==> wip/fjord <==
==> flow/design.v <==
module Booth4(
    input   wire    [63:0]  A,
    input   wire    [2:0]   B_pp,
    output  reg     [64:0]  PP,
    output  wire    E,
    output  wire    S
);
    assign E = ((B_pp == 3'b000) || (A[63] == B_pp[2])) && (B_pp != 3'b111);
    assign S = B_pp[2];
    always @ (*) begin
        case (B_pp)
            3'b000: PP = 65'b0;
            3'b001: PP = {A[63], A};
            3'b010: PP = {A[63], A};
            3'b011: PP = {A, 1'b0};
            3'b100: PP = ~{A, 1'b0};
            3'b101: PP = ~{A[63], A};
            3'b110: PP = ~{A[63], A};
            3'b111: PP = ~65'b0;
        endcase
    end
endmodule
module booth_mul64(
    input   wire    clk,
    input   wire    nrst,
    input   wire    [63:0]  A,
    input   wire    [63:0]  B,
    output  reg     [127:0] P,
    input   wire    start,
    output  wire    ready
);
    localparam S_IDLE = 2'b00;
    localparam S_LOAD = 2'b01;
    localparam S_BUSY = 2'b10;
    localparam S_FINISH = 2'b11;
    reg [1:0] STATE;
    reg [1:0] next_state;
    reg [5:0] count;
    assign ready = (STATE == S_IDLE);
    reg [63:0] A_buf;
    reg [64:0] B_buf;
    reg [67:0] P_cur;
    reg [63:0] P_sft;
    reg [63:0] Ss;
    wire [64:0] PP;
    wire E, S;
    Booth4 enc(A_buf, B_buf[2:0], PP, E, S);
    always @ (*) begin
        next_state = STATE;
        if (STATE == S_IDLE && start == 1'b1)
            next_state = S_LOAD;
        if (STATE == S_LOAD)
            next_state = S_BUSY;
        if (STATE == S_BUSY && count == 6'd31)
            next_state = S_FINISH;
        if (STATE == S_FINISH)
            next_state = S_IDLE;
    end
    always @ (posedge clk or negedge nrst) begin
        if (~nrst) begin
            STATE <= S_IDLE;
        end
        else begin
            STATE <= next_state;
        end
    end
    always @ (posedge clk or negedge nrst) begin
        if (~nrst) begin
            count <= 6'd0;
        end
        else begin
            if (STATE == S_BUSY)
                count <= count + 1;
            else
                count <= 6'd0;
        end
    end
    always @ (posedge clk or negedge nrst) begin
        if (~nrst) begin
            A_buf <= 64'd0;
            B_buf <= 64'd0;
        end
        else begin
            if (next_state == S_LOAD) begin
                A_buf <= A;
                B_buf <= {B, 1'b0};
            end
            else if (STATE == S_BUSY) begin
                B_buf <= B_buf >> 2;
            end
        end
    end
    always @ (posedge clk or negedge nrst) begin
        if (~nrst) begin
            P_cur <= 68'd0;
            P_sft <= 64'd0;
        end
        else begin
            if (STATE == S_BUSY) begin
                if (count == 6'd0)
                    {P_cur, P_sft} <= {(P_cur + {E, ~E, ~E, PP}), P_sft} >> 2;
                else
                    {P_cur, P_sft} <= {(P_cur + {1'b1, E, PP}), P_sft} >> 2;
            end
            else begin
                P_cur <= 68'd0;
                P_sft <= 64'd0;
            end
        end
    end
    always @ (posedge clk or negedge nrst) begin
        if (~nrst) begin
            Ss <= 64'b0;
        end
        else begin
            if (STATE == S_BUSY) begin
                Ss <= {1'b0, S, Ss[63:2]};
            end
            else begin
                Ss <= 64'd0;
            end
        end
    end
    always @ (posedge clk or negedge nrst) begin
        if (~nrst) begin
            P <= 128'd0;
        end
        else begin
            if (STATE == S_FINISH) begin
                P <= {P_cur[63:0], P_sft} + Ss;
            end
            else if (next_state == S_LOAD) begin
                P <= 128'd0;
            end
        end
    end
endmodule
==> flow/run.sh <==
#!/bin/bash
# the make line also repeats each setting of config.mk as NAME=value (left out here)
make -C /OpenROAD-flow-scripts/flow DESIGN_CONFIG=/design/flow/config.mk WORK_HOME=/design/flow/orfs CLKGATE_MAP_FILE= finish
==> flow/config.mk <==
export PLATFORM = sky130hd
export DESIGN_NAME = booth_mul64
export DESIGN_NICKNAME = booth_mul64
export VERILOG_FILES = /design/flow/design.v
export SDC_FILE = /design/flow/constraint.sdc
export NUM_CORES = 4
export LEC_CHECK = 0
export CAP_MARGIN = 20
export CORE_MARGIN = 2
export CORE_UTILIZATION = 40
export SLEW_MARGIN = 20
==> flow/constraint.sdc <==
create_clock -name core_clock -period 5.13 [get_ports {clk}]
set_input_delay 1.0260 -clock core_clock [delete_from_list [all_inputs] [get_ports {clk}]]
set_output_delay 1.0260 -clock core_clock [all_outputs]
set_load 0.01 [all_outputs]
==> wip/juniper: changes against wip/fjord <==
Settings changed: CORE_UTILIZATION 40 to 70.
==> wip/willow: changes against wip/fjord <==
Settings changed: CORE_UTILIZATION 40 to 71, SETUP_SLACK_MARGIN set to -0.27.
==> flow/constraint.sdc (replaced) <==
create_clock -name core_clock -period 3.34 [get_ports {clk}]
set_input_delay 0.6680 -clock core_clock [delete_from_list [all_inputs] [get_ports {clk}]]
set_output_delay 0.6680 -clock core_clock [all_outputs]
set_load 0.01 [all_outputs]
==> results <==
wip/fjord completed with no timing, DRC or antenna violations. wip/willow aborted during global routing with GRT-0116. wip/juniper completed with no timing, DRC or antenna violations.
In wip/juniper the routed wire length is higher than in wip/fjord, by 2.0%.
Of wip/fjord and wip/juniper, wip/juniper has the higher core utilization (gap 34 points).
Cell count: wip/juniper is lower than wip/fjord (about 10%).
Between wip/fjord and wip/juniper, the lower count of clock-buffer cells in the layout is in wip/juniper (gap 4).
Synthesized cell count is the same in wip/willow and wip/fjord.
In wip/juniper the register-to-register slack is worse than in wip/fjord, by 0.02 ns.
Die size, lowest first: wip/willow, wip/juniper, wip/fjord.
Of wip/juniper and wip/fjord, wip/juniper has the higher first-iteration DRC count (gap 58%, measured against wip/fjord).
Between wip/fjord and wip/juniper, the lower clock skew is in wip/juniper (gap 0.0022 ns).
Clock power: wip/juniper is smaller than wip/fjord (9.6%).
In sequential cell count, wip/fjord and wip/juniper do not differ.
==> figures <==
|  | wip/willow | wip/juniper | wip/fjord |
|---|---|---|---|
| Capturing element type of the critical path | - | register | register |
| Fraction of power spent switching nets | - | 0.4468 | 0.4372 |
| Inverter count of the layout excluding clock inverters | - | 33 | 33 |
| Half-perimeter wire length of the detailed placement result | 57700 um | 51040 um | 55450 um |
| Number of cell instances on the worst register-to-register path | - | 18 | 16 |
| Row Count | 68 | 69 | 91 |
| Post-CTS sizing | 149 | 0 | 0 |
| DR vias/cell | - | 6.676 | 5.474 |
| Run status | did not finish | timing/DRC/antenna clean | timing/DRC/antenna clean |
| Last stage reached | global routing | - | - |
| 1st-iter DRT viols | - | 2599 | 1641 |
| Post-detailed-placement cell area | 30570 um2 | 27880 um2 | 28520 um2 |
| Total met2 wirelength after detailed routing | - | 36770 um | 33830 um |
| Proportion of power drawn by flip-flops and latches | - | 0.272 | 0.263 |
| Biggest cell delay along the critical path | - | 0.50 ns | 0.50 ns |
| Clock skew after layout | - | 0.02541 ns | 0.02762 ns |
| Gp weighted congestion | 1.026 | 0.9943 | 0.9359 |
| Worst endpoint data arrival time | - | 5.28 ns | 5.27 ns |
| Final Instance Count excl. Fillers | - | 3547 | 3953 |
| Max-slew violation total from the final report | - | 0 | 0 |
| Final setup violation count | - | 0 | 0 |
| Highest ir drop seen on vdd | - | 0.4055 mV | 0.3116 mV |
| Vert. Die Dim | 191.9 um | 193.2 um | 254.3 um |
| Die area | 36810 um2 | 37320 um2 | 64650 um2 |
Power figures rest on the tool's default switching activity, not on a simulated workload.
